==> inputs of willow <==
==> flow/design.v <==
module data_syn(
    input logic clk_i,
    input logic rst_n_i,
    input logic data_i,
    output logic data_o
);
logic data_a, data_b;
assign data_o = data_b;
always_ff @(posedge clk_i or negedge rst_n_i)
begin
    if (!rst_n_i) begin
        data_a <= 1'b0;
        data_b <= 1'b0;
    end else begin
        data_a <= data_i;
        data_b <= data_a;
    end
end
endmodule
module edge2en(
    input logic clk_i,
    input logic rst_n_i,
    input logic data_i,
    output logic pos_edge_o,
    output logic neg_edge_o,
    output logic any_edge_o
);
logic data_a, data_b;
assign pos_edge_o = ~data_b & data_a;
assign neg_edge_o = ~data_a & data_b;
assign any_edge_o =  data_a ^ data_b;
always_ff @(posedge clk_i or negedge rst_n_i)
begin
    if (!rst_n_i) begin
        data_a <= 1'b0;
        data_b <= 1'b0;
    end else begin
        data_a <= data_i;
        data_b <= data_a;
    end
end
endmodule
module startup #(
    parameter int W = 32
) (
    input logic clk_i,
    input logic rst_n_i,
    input logic  [4:0] gate_sync_i,
    input logic [W-1:0] gate_shift_i,
    output logic [4:0] gate_en_o
);
logic  [4:0] gate_en;
logic [W-1:0] gate_cnt;
logic        gate_next;
logic        gate_done;
assign gate_en_o = gate_en;
edge2en gate_next_en(
    .clk_i(clk_i),
    .rst_n_i(rst_n_i),
    .data_i(gate_done & (gate_en == gate_sync_i)),
    .pos_edge_o(gate_next)
);
always_ff @(posedge clk_i or negedge rst_n_i)
begin
    if (!rst_n_i) begin
        gate_en   <= 5'b00000;
        gate_cnt  <= {W{1'b0}};
        gate_done <= 1'b0;
    end else begin
        gate_en   <= gate_next ? {gate_en[3:0], (gate_sync_i != 5'b01111)} : gate_en;
        gate_cnt  <= gate_next ? {W{1'b0}} : gate_cnt + 1'b1;
        gate_done <= gate_next ? 1'b0 : (gate_cnt == gate_shift_i) ? 1'b1 : gate_done;
    end
end
endmodule
module measure #(
    parameter int W = 32
) (
    input logic clk_i,
    input logic rst_n_i,
    input logic sig_clk_i,
    input logic        gate_en_i,
    input logic [W-1:0] gate_total_i,
    output logic        reg_wr_en_o,
    output logic [2*W-1:0] reg_wr_data_o,
    output logic gate_sync_o
);
logic sig_clk_s;
logic sig_clk_p;
logic gate_sync;
logic gate_sync_n;
logic        gate_en;
logic [W-1:0] gate_cnt;
logic [W-1:0] sig_clk_cnt;
logic [W-1:0] ref_clk_cnt;
logic        reg_wr_en;
logic [2*W-1:0] reg_wr_data;
assign reg_wr_en_o   = reg_wr_en;
assign reg_wr_data_o = reg_wr_data;
assign gate_sync_o = gate_sync;
data_syn sig_clk_syn(
    .clk_i(clk_i),
    .rst_n_i(rst_n_i),
    .data_i(sig_clk_i),
    .data_o(sig_clk_s)
);
edge2en sig_clk_en(
    .clk_i(clk_i),
    .rst_n_i(rst_n_i),
    .data_i(sig_clk_s),
    .pos_edge_o(sig_clk_p)
);
edge2en gate_sync_en(
    .clk_i(clk_i),
    .rst_n_i(rst_n_i),
    .data_i(gate_sync),
    .neg_edge_o(gate_sync_n)
);
always_ff @(posedge clk_i or negedge rst_n_i)
begin
    if (!rst_n_i) begin
        gate_en  <= 1'b0;
        gate_cnt <= {W{1'b0}};
        gate_sync <= 1'b0;
        sig_clk_cnt <= {W{1'b0}};
        ref_clk_cnt <= {W{1'b0}};
        reg_wr_en   <= 1'b0;
        reg_wr_data <= {(2*W){1'b0}};
    end else begin
        if (gate_sync) begin
            gate_en  <= (gate_cnt == gate_total_i) ? 1'b0 : gate_en;
            gate_cnt <= (gate_cnt == gate_total_i) ? {W{1'b0}} : gate_cnt + 1'b1;
            gate_sync <= (sig_clk_p & ~gate_en) ? 1'b0 : gate_sync;
            sig_clk_cnt <= sig_clk_p ? sig_clk_cnt + 1'b1 : sig_clk_cnt;
            ref_clk_cnt <= ref_clk_cnt + 1'b1;
        end else begin
            gate_en  <= gate_en_i;
            gate_cnt <= {W{1'b0}};
            gate_sync <= (sig_clk_p & gate_en) ? 1'b1 : gate_sync;
            sig_clk_cnt <= reg_wr_en ? {W{1'b0}} : sig_clk_cnt;
            ref_clk_cnt <= reg_wr_en ? {W{1'b0}} : ref_clk_cnt;
        end
        reg_wr_en   <= gate_sync_n;
        reg_wr_data <= gate_sync_n ? {ref_clk_cnt, sig_clk_cnt} : reg_wr_data;
    end
end
endmodule
`timescale 1ns / 1ps
module axi_dfm_v1_0(
    input logic s_axi_aclk,
    input logic s_axi_aresetn,
    input  logic [31:0] s_axi_awaddr,
    input  logic        s_axi_awvalid,
    output logic        s_axi_awready,
    input  logic [31:0] s_axi_wdata,
    input  logic        s_axi_wvalid,
    output logic        s_axi_wready,
    output logic s_axi_bvalid,
    input  logic s_axi_bready,
    input  logic [31:0] s_axi_araddr,
    input  logic        s_axi_arvalid,
    output logic        s_axi_arready,
    output logic [31:0] s_axi_rdata,
    output logic        s_axi_rvalid,
    input  logic        s_axi_rready,
    input  logic signal_in,
    output logic signal_done
);
localparam int W = 16;
logic [4:0] gate_en;
logic [4:0] gate_sync;
logic [W-1:0] gate_shift;
logic [W-1:0] gate_total;
logic     [4:0] raw_wr_en;
logic [2*W-1:0] raw_wr_data[5];
logic           reg_wr_en;
logic [2*W-1:0] reg_wr_data;
logic [2*W-1:0] reg_rd_data;
assign s_axi_awready = s_axi_aresetn && s_axi_awvalid && (!s_axi_bvalid || s_axi_bready);
assign s_axi_wready  = s_axi_aresetn && s_axi_wvalid  && (!s_axi_bvalid || s_axi_bready);
assign s_axi_arready = s_axi_aresetn && s_axi_arvalid && (!s_axi_rvalid || s_axi_rready);
assign signal_done = reg_wr_en;
always_ff @(posedge s_axi_aclk or negedge s_axi_aresetn)
begin
    if (!s_axi_aresetn) begin
        gate_shift <= {W{1'b0}};
        gate_total <= {W{1'b0}};
        reg_rd_data <= {(2*W){1'b0}};
        s_axi_bvalid <= 1'b0;
        s_axi_rvalid <= 1'b0;
        s_axi_rdata <= 32'h0000_0000;
    end else begin
        if (s_axi_awready) begin
            case (s_axi_awaddr[7:0])
                8'h00:
                    gate_shift <= s_axi_wdata[W-1:0];
                8'h04:
                    gate_total <= s_axi_wdata[W-1:0];
                default:
                    reg_rd_data <= reg_wr_data;
            endcase
        end
        if (s_axi_arready) begin
            case (s_axi_araddr[7:0])
                8'h00:
                    s_axi_rdata <= {{(32-W){1'b0}}, gate_shift};
                8'h04:
                    s_axi_rdata <= {{(32-W){1'b0}}, gate_total};
                8'h08:
                    s_axi_rdata <= {{(32-W){1'b0}}, reg_rd_data[W-1:0]};
                8'h0C:
                    s_axi_rdata <= {{(32-W){1'b0}}, reg_rd_data[2*W-1:W]};
                default:
                    s_axi_rdata <= 32'h0000_0000;
            endcase
        end
        s_axi_bvalid <= (s_axi_bvalid & ~s_axi_bready) | s_axi_awready;
        s_axi_rvalid <= (s_axi_rvalid & ~s_axi_rready) | s_axi_arready;
    end
end
startup #(.W(W)) startup(
    .clk_i(s_axi_aclk),
    .rst_n_i(s_axi_aresetn),
    .gate_sync_i(gate_sync),
    .gate_shift_i(gate_shift),
    .gate_en_o(gate_en)
);
genvar i;
generate
    for (i = 0; i < 5; i = i + 1) begin: measure_block
        measure #(.W(W)) measure(
            .clk_i(s_axi_aclk),
            .rst_n_i(s_axi_aresetn),
            .sig_clk_i(signal_in),
            .gate_en_i(gate_en[i]),
            .gate_total_i(gate_total),
            .reg_wr_en_o(raw_wr_en[i]),
            .reg_wr_data_o(raw_wr_data[i]),
            .gate_sync_o(gate_sync[i])
        );
    end
endgenerate
always_ff @(posedge s_axi_aclk or negedge s_axi_aresetn)
begin
    if (!s_axi_aresetn) begin
        reg_wr_en   <= 1'b0;
        reg_wr_data <= {(2*W){1'b0}};
    end else begin
        reg_wr_en <= raw_wr_en[0] | raw_wr_en[1] | raw_wr_en[2] | raw_wr_en[3] | raw_wr_en[4];
        case (raw_wr_en)
            5'b00001:
                reg_wr_data <= raw_wr_data[0];
            5'b00010:
                reg_wr_data <= raw_wr_data[1];
            5'b00100:
                reg_wr_data <= raw_wr_data[2];
            5'b01000:
                reg_wr_data <= raw_wr_data[3];
            5'b10000:
                reg_wr_data <= raw_wr_data[4];
            default:
                reg_wr_data <= reg_wr_data;
        endcase
    end
end
endmodule
==> flow/run.sh <==
#!/bin/bash
# the make line also repeats each setting of config.mk as NAME=value (left out here)
make -C /OpenROAD-flow-scripts/flow DESIGN_CONFIG=/design/flow/config.mk WORK_HOME=/design/flow/orfs CLKGATE_MAP_FILE= finish
==> flow/config.mk <==
export PLATFORM = sky130hd
export DESIGN_NAME = axi_dfm_v1_0
export DESIGN_NICKNAME = axi_dfm_v1_0
export VERILOG_FILES = /design/flow/design.v
export SDC_FILE = /design/flow/constraint.sdc
export NUM_CORES = 4
export LEC_CHECK = 0
export ABC_AREA = 1
export CAP_MARGIN = 20
export CELL_PAD_IN_SITES_DETAIL_PLACEMENT = 1
export CELL_PAD_IN_SITES_GLOBAL_PLACEMENT = 3
export CORE_ASPECT_RATIO = 1.27
export CORE_MARGIN = 2
export CORE_UTILIZATION = 53
export CTS_CLUSTER_DIAMETER = 28
export CTS_CLUSTER_SIZE = 59
export GPL_TIMING_DRIVEN = 0
export MIN_ROUTING_LAYER = met2
export PLACE_DENSITY_LB_ADDON = 0.05
export SETUP_SLACK_MARGIN = 0.89
export SLEW_MARGIN = 20
==> flow/constraint.sdc <==
create_clock -name core_clock -period 4.61 [get_ports {s_axi_aclk}]
set_input_delay 0.9220 -clock core_clock [delete_from_list [all_inputs] [get_ports {s_axi_aclk}]]
set_output_delay 0.9220 -clock core_clock [all_outputs]
set_load 0.01 [all_outputs]
==> indigo (differences from willow) <==
==> flow/config.mk (replaced) <==
export PLATFORM = sky130hd
export DESIGN_NAME = axi_dfm_v1_0
export DESIGN_NICKNAME = axi_dfm_v1_0
export VERILOG_FILES = /design/flow/design.v
export SDC_FILE = /design/flow/constraint.sdc
export NUM_CORES = 4
export LEC_CHECK = 0
export CAP_MARGIN = 0
export CORE_MARGIN = 2
export CORE_UTILIZATION = 39
export SLEW_MARGIN = 0
export TNS_END_PERCENT = 20
==> flow/constraint.sdc (replaced) <==
create_clock -name core_clock -period 5.0 [get_ports {s_axi_aclk}]
set_input_delay 1.0000 -clock core_clock [delete_from_list [all_inputs] [get_ports {s_axi_aclk}]]
set_output_delay 1.0000 -clock core_clock [all_outputs]
set_load 0.01 [all_outputs]
==> results.json <==
{
  "status": "aborted with a tool error",
  "haltStage": "global placement without I/O",
  "stop_error": "[ERROR FLW-0024] Place density exceeds 1.0 (current PLACE_DENSITY_LB_ADDON =  0.05). Please check if the value of  PLACE_DENSITY_LB_ADDON is between 0 and 0.99.",
  "synth_top_area_share": 0.5031,
  "ys_sh_simple": 0.2806
}
(the above is from willow)
==> results.json <==
{
  "status": "no timing/DRC/antenna violations",
  "drc": 0,
  "synth_top_area_share": 0.5272,
  "pg_seq_w": 0.00541,
  "clock_path_buffers": 3,
  "netlist_area_um2": 26960,
  "hpwlAfterDp_mm": 48.70,
  "comb_cell_power_w": 0.00229,
  "ys_sh_simple": 0.1589,
  "placedCellCount": 3329,
  "cp_max_fo": 3
}
(the above is from indigo)
